==> inputs of build 11 <==
==> flow/design.v <==
`timescale 1ns / 1ps
module multiplier (
    input  wire        clk,
    input  wire        rst,      
    input  wire [31:0] x,        
    input  wire [31:0] y,        
    input  wire        start,    
    output reg  [63:0] z,        
    output wire        busy      
  );
  localparam IDLE = 1'b0;
  localparam CALC = 1'b1;
  reg        state;
  reg [5:0]  count;
  reg [31:0] M;
  reg [64:0] P;
  reg        busy_r;
  assign busy = busy_r;
  wire [31:0] A = P[64:33];
  wire [1:0]  booth_bits = P[1:0];
  wire [31:0] add_sub_val = (booth_bits == 2'b01) ? M :
       (booth_bits == 2'b10) ? (~M + 1'b1) : 32'd0;
  wire [31:0] next_A = A + add_sub_val;
  wire [64:0] next_P = {next_A[31], next_A, P[32:1]};
  always @(posedge clk or posedge rst)
  begin
    if (rst)
    begin
      state  <= IDLE;
      count  <= 6'd0;
      M      <= 32'd0;
      P      <= 65'd0;
      z      <= 64'd0;
      busy_r <= 1'b0;
    end
    else
    begin
      case (state)
        IDLE:
        begin
          if (start)
          begin
            M      <= x;
            P      <= {32'd0, y, 1'b0};
            count  <= 6'd0;
            busy_r <= 1'b1;
            state  <= CALC;
          end
        end
        CALC:
        begin
          P <= next_P;
          count <= count + 1'b1;
          if (count == 6'd31)
          begin
            state  <= IDLE;
            z      <= next_P[64:1];
            busy_r <= 1'b0;
          end
        end
      endcase
    end
  end
endmodule
`timescale 1ns / 1ps
module mac (
    input  wire        clk,
    input  wire        rst,
    input  wire [31:0] x,
    input  wire [31:0] y,
    input  wire        start,
    output wire [31:0] z,
    output wire        busy
  );
  wire        busy0;
  wire        busy1;
  wire        busy2;
  wire        busy3;
  wire [31:0] x0 = {{24{x[ 7]}}, x[ 7: 0]};
  wire [31:0] x1 = {{24{x[15]}}, x[15: 8]};
  wire [31:0] x2 = {{24{x[23]}}, x[23:16]};
  wire [31:0] x3 = {{24{x[31]}}, x[31:24]};
  wire [31:0] y0 = {{24{y[ 7]}}, y[ 7: 0]};
  wire [31:0] y1 = {{24{y[15]}}, y[15: 8]};
  wire [31:0] y2 = {{24{y[23]}}, y[23:16]};
  wire [31:0] y3 = {{24{y[31]}}, y[31:24]};
  wire [63:0] result0;
  wire [63:0] result1;
  wire [63:0] result2;
  wire [63:0] result3;
  assign busy = busy0 | busy1 | busy2 | busy3;
  assign z    = result0[31:0] + result1[31:0] + result2[31:0] + result3[31:0];
  multiplier U_mul0 (
               .clk    (clk),
               .rst    (rst),
               .x      (x0),
               .y      (y0),
               .start  (start),
               .z      (result0),
               .busy   (busy0)
             );
  multiplier U_mul1 (
               .clk    (clk),
               .rst    (rst),
               .x      (x1),
               .y      (y1),
               .start  (start),
               .z      (result1),
               .busy   (busy1)
             );
  multiplier U_mul2 (
               .clk    (clk),
               .rst    (rst),
               .x      (x2),
               .y      (y2),
               .start  (start),
               .z      (result2),
               .busy   (busy2)
             );
  multiplier U_mul3 (
               .clk    (clk),
               .rst    (rst),
               .x      (x3),
               .y      (y3),
               .start  (start),
               .z      (result3),
               .busy   (busy3)
             );
endmodule
==> flow/run.sh <==
#!/bin/bash
# the make line also repeats each setting of config.mk as NAME=value (left out here)
make -C /OpenROAD-flow-scripts/flow DESIGN_CONFIG=/design/flow/config.mk WORK_HOME=/design/flow/orfs CLKGATE_MAP_FILE= finish
==> flow/config.mk <==
export PLATFORM = sky130hd
export DESIGN_NAME = mac
export DESIGN_NICKNAME = mac
export VERILOG_FILES = /design/flow/design.v
export SDC_FILE = /design/flow/constraint.sdc
export NUM_CORES = 4
export LEC_CHECK = 0
export CAP_MARGIN = 15
export CORE_MARGIN = 2
export CORE_UTILIZATION = 40
export CTS_CLUSTER_SIZE = 99
export GPL_TIMING_DRIVEN = 0
export MAX_ROUTING_LAYER = met4
export SLEW_MARGIN = 20
==> flow/constraint.sdc <==
create_clock -name core_clock -period 5.54 [get_ports {clk}]
set_input_delay 1.1080 -clock core_clock [delete_from_list [all_inputs] [get_ports {clk}]]
set_output_delay 1.1080 -clock core_clock [all_outputs]
set_load 0.01 [all_outputs]
==> trial 82 (differences from build 11) <==
- CAP_MARGIN: 15 -> 20
- CORE_UTILIZATION: 40 -> 35
- CTS_CLUSTER_SIZE: 99 -> unset
- GPL_TIMING_DRIVEN: 0 -> unset
- MAX_ROUTING_LAYER: met4 -> unset
==> flow/constraint.sdc (replaced) <==
create_clock -name core_clock -period 6.72 [get_ports {clk}]
set_input_delay 1.3440 -clock core_clock [delete_from_list [all_inputs] [get_ports {clk}]]
set_output_delay 1.3440 -clock core_clock [all_outputs]
set_load 0.01 [all_outputs]
==> trial 54 (differences from build 11) <==
- ABC_AREA: unset -> 1
- CAP_MARGIN: 15 -> 20
- CORE_UTILIZATION: 40 -> 72
- CTS_CLUSTER_SIZE: 99 -> 75
- GPL_TIMING_DRIVEN: 0 -> unset
- MAX_ROUTING_LAYER: met4 -> unset
- PLACE_DENSITY: unset -> 0.36
- SETUP_SLACK_MARGIN: unset -> -0.22
==> flow/constraint.sdc (replaced) <==
create_clock -name core_clock -period 4.01 [get_ports {clk}]
set_input_delay 0.8020 -clock core_clock [delete_from_list [all_inputs] [get_ports {clk}]]
set_output_delay 0.8020 -clock core_clock [all_outputs]
set_load 0.01 [all_outputs]
==> comparison table <==
| quantity | trial 82 | build 11 | trial 54 |
|---|---|---|---|
| Share of synthesized cell area in and, or, nand and nor gates | 14.6% | 14.6% | 28.5% |
| Post-Route Hold Slack | 483 ps | 479 ps | 483 ps |
| Number of rows created at floorplan | 105 | 98 | 77 |
| Met1 layer wirelength in the final routing | 34700 µm | 37600 µm | 39600 µm |
| Run status | timing/DRC/antenna clean | finished with violations | finished with violations |
| Violated checks | - | negative setup slack | negative setup slack |
| Cells after DPL | 4316 | 4352 | 5291 |
| WHS Path Cells | 1 | 2 | 2 |
| Average size of a mapped cell | 8.76 µm² | 8.76 µm² | 7.04 µm² |
| Post-place setup slack | 545 ps | -874 ps | -351 ps |
| Met3 Use GR | 2.77% | 3.02% | 11.0% |
| Floorplan core area | 0.0817 mm² | 0.0714 mm² | 0.0441 mm² |
| R2r endpoint | U_mul3.P[60] | U_mul3.P[58] | U_mul1.P[60] |
| Comb gates | 2458 | 2458 | 3177 |
| Register share after synthesis | 38.9% | 38.9% | 34.9% |
| Total tool warning count | 47 | 45 | 56 |
| DIE WIDTH | 291 µm | 272 µm | 215 µm |
| Number of search-and-repair iterations in the first detailed-routing pass | 5 | 5 | 21 |
| Setup slack, reg-to-reg | 1850 ps | 430 ps | 60 ps |
| Worst-margin pin slew | 1050 ps | 1110 ps | 1040 ps |
| Flop share of the area | 34.4% | 33.5% | 30.0% |
| Via count | 23000 | 24000 | 33300 |
